==> job 7148 <==
==> flow/design.v <==
`timescale 1ns/1ps
  module sbox(
    input [63:0] x0, x1, x2, x3, x4,
    output [63:0] sl0, sl1, sl2, sl3, sl4
    );
            assign sl0 = (x4 & x1) ^ x3 ^ (x2 & x1) ^ x2 ^ (x1 & x0) ^ x1 ^ x0;      
            assign sl1 = x4 ^ (x3 & x2) ^ (x3 & x1) ^ x3 ^ x2 ^ x1 ^ x0 ^ (x2 & x1);
            assign sl2 = (x4 & x3) ^ x4 ^ x2 ^ x1 ^ 64'hffffffffffffffff;               
            assign sl3 = (x4 & x0) ^ (x3 & x0) ^ x4 ^ x3 ^ x2 ^x1 ^ x0;                 
            assign sl4 = (x4 & x1) ^ x4 ^ x3 ^ (x1 & x0) ^ x1;                          
        endmodule
`timescale 1ns / 1ps
module linear_sub(
        input [63:0] x0, x1, x2, x3, x4,
    output [63:0] o0, o1, o2, o3, o4
    );
    assign o0 = x0 ^ ((x0 >> 19) | ((x0 & (1<<19)-1) << (64-19))) ^ ((x0 >> 28) | ((x0 & (1<<28)-1) << (64-28)));
    assign o1 = x1 ^ ((x1 >> 61) | ((x1 & (1<<61)-1) << (64-61))) ^ ((x1 >> 39) | ((x1 & (1<<39)-1) << (64-39)));
    assign o2 = x2 ^ ((x2 >> 1)  | ((x2 & (1<<1)-1) << (64-1)))   ^ ((x2 >> 6)  | ((x2 & (1<<6)-1)  << (64-6)));
    assign o3 = x3 ^ ((x3 >> 10) | ((x3 & (1<<10)-1) << (64-10))) ^ ((x3 >> 17) | ((x3 & (1<<17)-1) << (64-17)));
    assign o4 = x4 ^ ((x4 >> 7)  | ((x4 & (1<<7)-1) << (64-7)))   ^ ((x4 >> 41) | ((x4 & (1<<41)-1) << (64-41)));
endmodule
module RND_Const(
    input  [63:0] x2_in,
    input  [3:0]  rnd,
    input [3:0] rnds,
    output [63:0] x2_out
);
reg [63:0] out_buf;
reg [7:0] rc;
assign x2_out = out_buf;
always @(*) begin
    if(rnds==6)
        rc = 8'h96 - rnd*8'h0F;
    else if(rnds==8)
        rc = 8'hB4 - rnd*8'h0F;
    else
        rc = 8'hF0 - rnd*8'h0F;
    out_buf = x2_in ^ {56'd0, rc};
end
endmodule
`timescale 1ns / 1ps
module Perm(
    input clk,
    input [319:0] S,
    input start,
    input [3:0]rnd_type,
    output reg finish,
    output reg [319:0] S_out
    );
    wire [63:0] x0,x1,x2,x3,x4;
    reg [63:0] x0_t,x1_t,x2_t,x3_t,x4_t;
    reg [3:0] rnd_total,rnd_no;
    always@(posedge clk)begin
    if(start==1)begin
    {x0_t,x1_t,x2_t,x3_t,x4_t}<=S;
    rnd_total<=rnd_type;
    rnd_no<=0;
    finish<=0;
    end
    else if(start!=1 && rnd_no<rnd_total) begin
    x0_t <= x0;
    x1_t <= x1;
    x2_t <= x2;
    x3_t <= x3;
    x4_t <= x4;
    rnd_no<=rnd_no+1;
    end
    else if(rnd_no==rnd_total)begin
    finish<=1;
    S_out<={x0_t,x1_t,x2_t,x3_t,x4_t};
    end
    end
    wire [63:0]a1;
    RND_Const  L1(.rnds(rnd_total),.x2_in(x2_t),.rnd(rnd_no),.x2_out(a1));
    wire [63:0] b0,b1,b2,b3,b4;
    sbox L2(.x0(x0_t),.x1(x1_t),.x2(a1),.x3(x3_t),.x4(x4_t),
            .sl0(b0),.sl1(b1),.sl2(b2),.sl3(b3),.sl4(b4));
    linear_sub L3(.x0(b0),.x1(b1),.x2(b2),.x3(b3),.x4(b4),
            .o0(x0),.o1(x1),.o2(x2),.o3(x3),.o4(x4));
 endmodule           
`timescale 1ns / 1ps
module initialization(
    input [127:0]key,
    input [127:0]nonce,
    input clk,
    input rst,
    input start,
    output reg finish,
    output reg [319:0] state
 );
   reg [319:0]S;
   wire[319:0] perm_out;
   reg [2:0]layer;
   reg perm_start;
   wire perm_done;
   localparam [63:0] IV= 64'h00001000808c0001;
   localparam [3:0] rnd= 4'd12;
   localparam Idle=2'd0;
   localparam Permu=2'd1;
   localparam key_xor =2'd2;
   localparam done =2'd3;
   always@(posedge clk)begin
   if(rst) begin
   layer<= Idle;
   perm_start<=0;
   finish<=0;
   end
   else begin
   case(layer)
       Idle: begin
       if(start) begin
       finish<=0;
       S<={IV,key,nonce};
       perm_start <=1'b1;
       layer<=Permu;
       end
       end
       Permu: begin
       perm_start<=0;
       if(perm_done && !perm_start)begin
       layer<=key_xor;
       S<=perm_out;
       end
       end
       key_xor:begin
       S<=S^{192'b0,key};
       layer<=done;
       end
       done: begin
       state<=S;
       finish<=1;
       layer<=Idle;
       end
       endcase
       end
       end
       Perm P(.clk(clk),.S(S),.start(perm_start),.rnd_type(rnd),.finish(perm_done),.S_out(perm_out));
endmodule
==> flow/run.sh <==
#!/bin/bash
# the make line also repeats each setting of config.mk as NAME=value (left out here)
make -C /OpenROAD-flow-scripts/flow DESIGN_CONFIG=/design/flow/config.mk WORK_HOME=/design/flow/orfs CLKGATE_MAP_FILE= finish
==> flow/config.mk <==
export PLATFORM = sky130hd
export DESIGN_NAME = initialization
export DESIGN_NICKNAME = initialization
export VERILOG_FILES = /design/flow/design.v
export SDC_FILE = /design/flow/constraint.sdc
export NUM_CORES = 4
export LEC_CHECK = 0
export CAP_MARGIN = 20
export CORE_MARGIN = 2
export CORE_UTILIZATION = 68
export CTS_CLUSTER_SIZE = 24
export SETUP_SLACK_MARGIN = -0.26
export SLEW_MARGIN = 20
==> flow/constraint.sdc <==
create_clock -name core_clock -period 3.35 [get_ports {clk}]
set_input_delay 0.6700 -clock core_clock [delete_from_list [all_inputs] [get_ports {clk}]]
set_output_delay 0.6700 -clock core_clock [all_outputs]
set_load 0.01 [all_outputs]
==> inputs of job 8502, as changes to job 7148 <==
--- a/flow/config.mk
+++ b/flow/config.mk
@@ -8,6 +8,4 @@
 export CAP_MARGIN = 20
 export CORE_MARGIN = 2
-export CORE_UTILIZATION = 68
-export CTS_CLUSTER_SIZE = 24
-export SETUP_SLACK_MARGIN = -0.26
+export CORE_UTILIZATION = 29
 export SLEW_MARGIN = 20
==> flow/constraint.sdc (replaced) <==
create_clock -name core_clock -period 6.1 [get_ports {clk}]
set_input_delay 1.2200 -clock core_clock [delete_from_list [all_inputs] [get_ports {clk}]]
set_output_delay 1.2200 -clock core_clock [all_outputs]
set_load 0.01 [all_outputs]
==> results <==
quantity	job 8502	job 7148
Number of antenna violations at the first check in global routing	32	12
Clock buffer instance count of the final layout	185	167
Maximum fanout count along the critical path	5	3
Max stage delay cell, worst path	sky130_fd_sc_hd__xor2_1	sky130_fd_sc_hd__fa_1
Tapcell count	2821	1176
Cycle use final	67.37%	105.6%
Share of final layout cell area taken by clock buffers and inverters	6.393%	5.605%
DP Cell Count	7790	6346
Non-Filler Cell Area, Final	0.07623 mm^2	0.07523 mm^2
Later-pin clock latency in the skew report	0.83 ns	0.78 ns
Outcome	no timing/DRC/antenna violations	complete, but fails checks
Reasons for failing layout checks	-	negative setup slack
Final cell count without fillers	8070	6590
Core Box Area	0.2117 mm^2	0.08987 mm^2
Relative area change from synthesis to final layout	23.76%	22.14%
Number of non-clock buffers in the layout	671	871
Crit Reg-Reg Endpoint	P.x0_t[49]$_DFFE_PN_	P.x1_t[6]$_DFFE_PN_
Seq/total area	50.72%	51.40%
Fin worst setup slack	1.991 ns	-0.1873 ns
Area taken by flip-flops and latches	0.03867 mm^2	0.03867 mm^2
Routed length on met3	21860 um	35390 um
